==> job 610 <==
// calc_mvd_cost
module calc_mvd_cost (
    input                       ap_clk,
    input                       ap_rst,
    input                       ap_start,
    input                       ap_ce,
    output logic                ap_done,
    output logic                ap_ready,
    output logic                ap_idle,
    input        [31:0]         x,
    input        [31:0]         y,
    input        [31:0]         mv_shift,
    input        [15:0]         mv_cand_0,
    input        [15:0]         mv_cand_1,
    input        [15:0]         mv_cand_2,
    input        [15:0]         mv_cand_3,
    output logic [63:0]         bitcost,
    output logic                bitcost_ap_vld,
    input        [63:0]         lambda_sqrt_integer_int64,
    input        [63:0]         lambda_sqrt_decimal_int64,
    output logic [63:0]         mvd_cost_int64,
    output logic                mvd_cost_int64_ap_vld
);
export LEC_CHECK = 0
export CAP_MARGIN = 20
export CORE_MARGIN = 2
export CORE_UTILIZATION = 72
export CTS_CLUSTER_DIAMETER = 80
export PLACE_DENSITY = 0.36
export SLEW_MARGIN = 20
create_clock -name core_clock -period 6.97 [get_ports {ap_clk}]
run.sh (not shown) runs the stock make flow with config.mk's settings and CLKGATE_MAP_FILE=.
==> job 9913: changes against job 610 <==
CORE_UTILIZATION = 65   (was 72)
CTS_CLUSTER_DIAMETER = not set   (was 80)
PLACE_DENSITY = not set   (was 0.36)
==> comparison <==
Job 9913 ran to the end with violations: negative setup slack. Job 610 failed in global routing. Synthesized cell count is the same in job 610 and job 9913. Die area: job 610 is smaller than job 9913 (about 10%). In area after synthesis, job 610 and job 9913 do not differ.
==> figures <==
	job 610	job 9913
Core Util at FP	72.5%	65.5%
HPWL Detailed	112 mm	107 mm
Total cells reported by yosys after synthesis	5,545	5,545
Post-cts sizing count	130	93
Place WS	-0.448 ns	-0.456 ns
Placeable core area	69,800 um^2	77,200 um^2
Core Rows	97	102
Proportion of register bits with asynchronous set or reset after synthesis	100%	100%
Instance area at placement	56,000 um^2	56,000 um^2
RD Place Congestion	0.981	0.972
Die width	269 um	283 um
Chip height	269 um	283 um
Outcome	aborted with a tool error	finished with violations
Failing step	global routing	-
Layout check failures	-	negative setup slack
Post-CTS setup repair buffer count	44	44
Inst Count DP	6,845	6,939
TritonCTS buffer count	53	54
Simple-gate area share of the yosys netlist	15.2%	15.2%
Die area	72,400 um^2	80,000 um^2

* * *

==> inputs of run R <==
==> flow/design.v <==
module calc_mvd_cost (
    input                       ap_clk,
    input                       ap_rst,
    input                       ap_start,
    input                       ap_ce,
    output logic                ap_done,
    output logic                ap_ready,
    output logic                ap_idle,
    input        [31:0]         x,
    input        [31:0]         y,
    input        [31:0]         mv_shift,
    input        [15:0]         mv_cand_0,
    input        [15:0]         mv_cand_1,
    input        [15:0]         mv_cand_2,
    input        [15:0]         mv_cand_3,
    output logic [63:0]         bitcost,
    output logic                bitcost_ap_vld,
    input        [63:0]         lambda_sqrt_integer_int64,
    input        [63:0]         lambda_sqrt_decimal_int64,
    output logic [63:0]         mvd_cost_int64,
    output logic                mvd_cost_int64_ap_vld
);
    localparam LAMBDA_DECIMAL_SHIFT_BITS = 14;
    localparam CTX_FRAC_BITS = 15;
    logic [31:0] x_shifted, y_shifted;
    logic [63:0] lambda_sqrt_integer_reg, lambda_sqrt_decimal_reg;
    logic [63:0] lambda_sqrt_integer_s2, lambda_sqrt_decimal_s2;
    logic [63:0] lambda_sqrt_integer_s3, lambda_sqrt_decimal_s3;
    logic [15:0] mv_cand_reg[4];
    logic [3:0] pipeline_valid;
    logic same_cand;
    logic [63:0] cand1_cost, cand2_cost;
    logic [63:0] selected_cost;
    logic [63:0] bitcost_s3;
    logic [63:0] cost_mult_lambda_int;
    logic [63:0] cost_mult_lambda_dec;
    logic ap_idle_r;
    logic ap_done_r;
    always_ff @(posedge ap_clk or posedge ap_rst) begin
        if (ap_rst) begin
            ap_idle_r <= 1'b1;
            ap_done_r <= 1'b0;
            x_shifted <= 32'b0;
            y_shifted <= 32'b0;
            lambda_sqrt_integer_reg <= 64'b0;
            lambda_sqrt_decimal_reg <= 64'b0;
            mv_cand_reg[0] <= 16'b0;
            mv_cand_reg[1] <= 16'b0;
            mv_cand_reg[2] <= 16'b0;
            mv_cand_reg[3] <= 16'b0;
            pipeline_valid[0] <= 1'b0;
            same_cand <= 1'b0;
            cand1_cost <= 64'b0;
            cand2_cost <= 64'b0;
            lambda_sqrt_integer_s2 <= 64'b0;
            lambda_sqrt_decimal_s2 <= 64'b0;
            pipeline_valid[1] <= 1'b0;
            selected_cost <= 0;
            lambda_sqrt_integer_s3 <= 64'b0;
            lambda_sqrt_decimal_s3 <= 64'b0;
            pipeline_valid[2] <= 1'b0;
            bitcost_s3 <= 64'b0;
            cost_mult_lambda_int <= 64'b0;
            cost_mult_lambda_dec <= 64'b0;
            pipeline_valid[3] <= 1'b0;
            bitcost <= 64'b0;
            bitcost_ap_vld <= 1'b0;
            mvd_cost_int64 <= 64'b0;
            mvd_cost_int64_ap_vld <= 1'b0;
        end
        else if (ap_ce) begin
            ap_idle_r <= ap_idle;
            ap_done_r <= ap_done;
            if (ap_start) begin
                x_shifted <= x << mv_shift;
                y_shifted <= y << mv_shift;
                lambda_sqrt_integer_reg <= lambda_sqrt_integer_int64;
                lambda_sqrt_decimal_reg <= lambda_sqrt_decimal_int64;
                mv_cand_reg[0] <= mv_cand_0;
                mv_cand_reg[1] <= mv_cand_1;
                mv_cand_reg[2] <= mv_cand_2;
                mv_cand_reg[3] <= mv_cand_3;
                pipeline_valid[0] <= 1'b1;
            end
            else begin
                pipeline_valid[0] <= 1'b0;
            end
            pipeline_valid[1] <= pipeline_valid[0];
            lambda_sqrt_integer_s2 <= lambda_sqrt_integer_reg;
            lambda_sqrt_decimal_s2 <= lambda_sqrt_decimal_reg;
                same_cand <= (mv_cand_reg[0] == mv_cand_reg[2]) && (mv_cand_reg[1] == mv_cand_reg[3]);
                cand1_cost <= get_mvd_coding_cost(
                    $signed(x_shifted) - $signed(mv_cand_reg[0]),
                    $signed(y_shifted) - $signed(mv_cand_reg[1])
                );
                cand2_cost <= get_mvd_coding_cost(
                    $signed(x_shifted) - $signed(mv_cand_reg[2]),
                    $signed(y_shifted) - $signed(mv_cand_reg[3])
                );
            pipeline_valid[2] <= pipeline_valid[1];
            lambda_sqrt_integer_s3 <= lambda_sqrt_integer_s2;
            lambda_sqrt_decimal_s3 <= lambda_sqrt_decimal_s2;
                if (same_cand) begin
                    selected_cost <= cand1_cost;
                end
                else begin
                    selected_cost <= (cand2_cost < cand1_cost) ? cand2_cost : cand1_cost;
                end
            pipeline_valid[3] <= pipeline_valid[2];
                bitcost_s3 <= selected_cost;
                cost_mult_lambda_int <= selected_cost * lambda_sqrt_integer_s3;
                cost_mult_lambda_dec <= selected_cost * lambda_sqrt_decimal_s3;
            bitcost_ap_vld <= pipeline_valid[3];
            mvd_cost_int64_ap_vld <= pipeline_valid[3];
                bitcost <= bitcost_s3;
                mvd_cost_int64 <= cost_mult_lambda_int + (cost_mult_lambda_dec >> LAMBDA_DECIMAL_SHIFT_BITS);
        end
    end
    assign ap_ready = 1'b1;
    assign ap_done  = mvd_cost_int64_ap_vld;
    always_comb begin
        ap_idle = ap_idle_r;
        if (ap_start && ap_ce) begin
            ap_idle = 0;
        end
        else if (ap_done_r && ap_ce) begin
            ap_idle = 1;
        end
    end
    function automatic logic [63:0] get_mvd_coding_cost(input logic signed [31:0] mvd_hor, input logic signed [31:0] mvd_ver);
        logic [63:0] bitcost_temp;
        logic [63:0] x_abs, y_abs;
        logic [63:0] Q;
        logic [63:0] a, b;
        bitcost_temp = 64'd4 << CTX_FRAC_BITS;
        x_abs = (mvd_hor < 0) ? -mvd_hor : mvd_hor;
        y_abs = (mvd_ver < 0) ? -mvd_ver : mvd_ver;
        Q = 64'd1 << CTX_FRAC_BITS;
        bitcost_temp += (x_abs == 1) ? Q : 64'b0;
        bitcost_temp += (y_abs == 1) ? Q : 64'b0;
        a = get_ep_ex_golomb_bitcost_withpow(x_abs);
        b = get_ep_ex_golomb_bitcost_withpow(y_abs);
        get_mvd_coding_cost = ((a + b + bitcost_temp) >> CTX_FRAC_BITS) << 34;
    endfunction
    function automatic logic [63:0] get_ep_ex_golomb_bitcost_withpow(input logic [63:0] symbol);
        if (symbol >= 32768)
            get_ep_ex_golomb_bitcost_withpow = 64'd983040;
        else if (symbol >= 16384)
            get_ep_ex_golomb_bitcost_withpow = 64'd917504;
        else if (symbol >= 8192)
            get_ep_ex_golomb_bitcost_withpow = 64'd851968;
        else if (symbol >= 4096)
            get_ep_ex_golomb_bitcost_withpow = 64'd786432;
        else if (symbol >= 2048)
            get_ep_ex_golomb_bitcost_withpow = 64'd720896;
        else if (symbol >= 1024)
            get_ep_ex_golomb_bitcost_withpow = 64'd655360;
        else if (symbol >= 512)
            get_ep_ex_golomb_bitcost_withpow = 64'd589824;
        else if (symbol >= 256)
            get_ep_ex_golomb_bitcost_withpow = 64'd524288;
        else if (symbol >= 128)
            get_ep_ex_golomb_bitcost_withpow = 64'd458752;
        else if (symbol >= 64)
            get_ep_ex_golomb_bitcost_withpow = 64'd393216;
        else if (symbol >= 32)
            get_ep_ex_golomb_bitcost_withpow = 64'd327680;
        else if (symbol >= 16)
            get_ep_ex_golomb_bitcost_withpow = 64'd262144;
        else if (symbol >= 8)
            get_ep_ex_golomb_bitcost_withpow = 64'd196608;
        else if (symbol >= 4)
            get_ep_ex_golomb_bitcost_withpow = 64'd131072;
        else if (symbol >= 2)
            get_ep_ex_golomb_bitcost_withpow = 64'd65536;
        else
            get_ep_ex_golomb_bitcost_withpow = 64'd0;
    endfunction
endmodule
==> flow/run.sh <==
#!/bin/bash
# the make line also repeats each setting of config.mk as NAME=value (left out here)
make -C /OpenROAD-flow-scripts/flow DESIGN_CONFIG=/design/flow/config.mk WORK_HOME=/design/flow/orfs CLKGATE_MAP_FILE= finish
==> flow/config.mk <==
export PLATFORM = sky130hd
export DESIGN_NAME = calc_mvd_cost
export DESIGN_NICKNAME = calc_mvd_cost
export VERILOG_FILES = /design/flow/design.v
export SDC_FILE = /design/flow/constraint.sdc
export NUM_CORES = 4
export LEC_CHECK = 0
export ABC_AREA = 1
export CAP_MARGIN = 20
export CORE_ASPECT_RATIO = 1.31
export CORE_MARGIN = 2
export CORE_UTILIZATION = 72
export CTS_CLUSTER_DIAMETER = 364
export CTS_CLUSTER_SIZE = 96
export PLACE_DENSITY = 0.42
export SLEW_MARGIN = 20
export TNS_END_PERCENT = 10
==> flow/constraint.sdc <==
create_clock -name core_clock -period 5.58 [get_ports {ap_clk}]
set_input_delay 1.1160 -clock core_clock [delete_from_list [all_inputs] [get_ports {ap_clk}]]
set_output_delay 1.1160 -clock core_clock [all_outputs]
set_load 0.01 [all_outputs]
==> run C: changes against run R <==
==> flow/config.mk (replaced) <==
export PLATFORM = sky130hd
export DESIGN_NAME = calc_mvd_cost
export DESIGN_NICKNAME = calc_mvd_cost
export VERILOG_FILES = /design/flow/design.v
export SDC_FILE = /design/flow/constraint.sdc
export NUM_CORES = 4
export LEC_CHECK = 0
export CAP_MARGIN = 20
export CORE_MARGIN = 2
export CORE_UTILIZATION = 58
export SLEW_MARGIN = 20
==> flow/constraint.sdc (replaced) <==
create_clock -name core_clock -period 4.52 [get_ports {ap_clk}]
set_input_delay 0.9040 -clock core_clock [delete_from_list [all_inputs] [get_ports {ap_clk}]]
set_output_delay 0.9040 -clock core_clock [all_outputs]
set_load 0.01 [all_outputs]
==> summary of the runs <==
Run R ended with an error in global routing, error GRT-0116. Run C ran to the end with violations: setup timing.
Between run R and run C, the lower synthesized cell count is in run C (gap about 40%, measured against run C).
Between run R and run C, the lower die size is in run R (gap about 16%, measured against run C).
Against run R, the area after synthesis of run C is lower by about 4%.
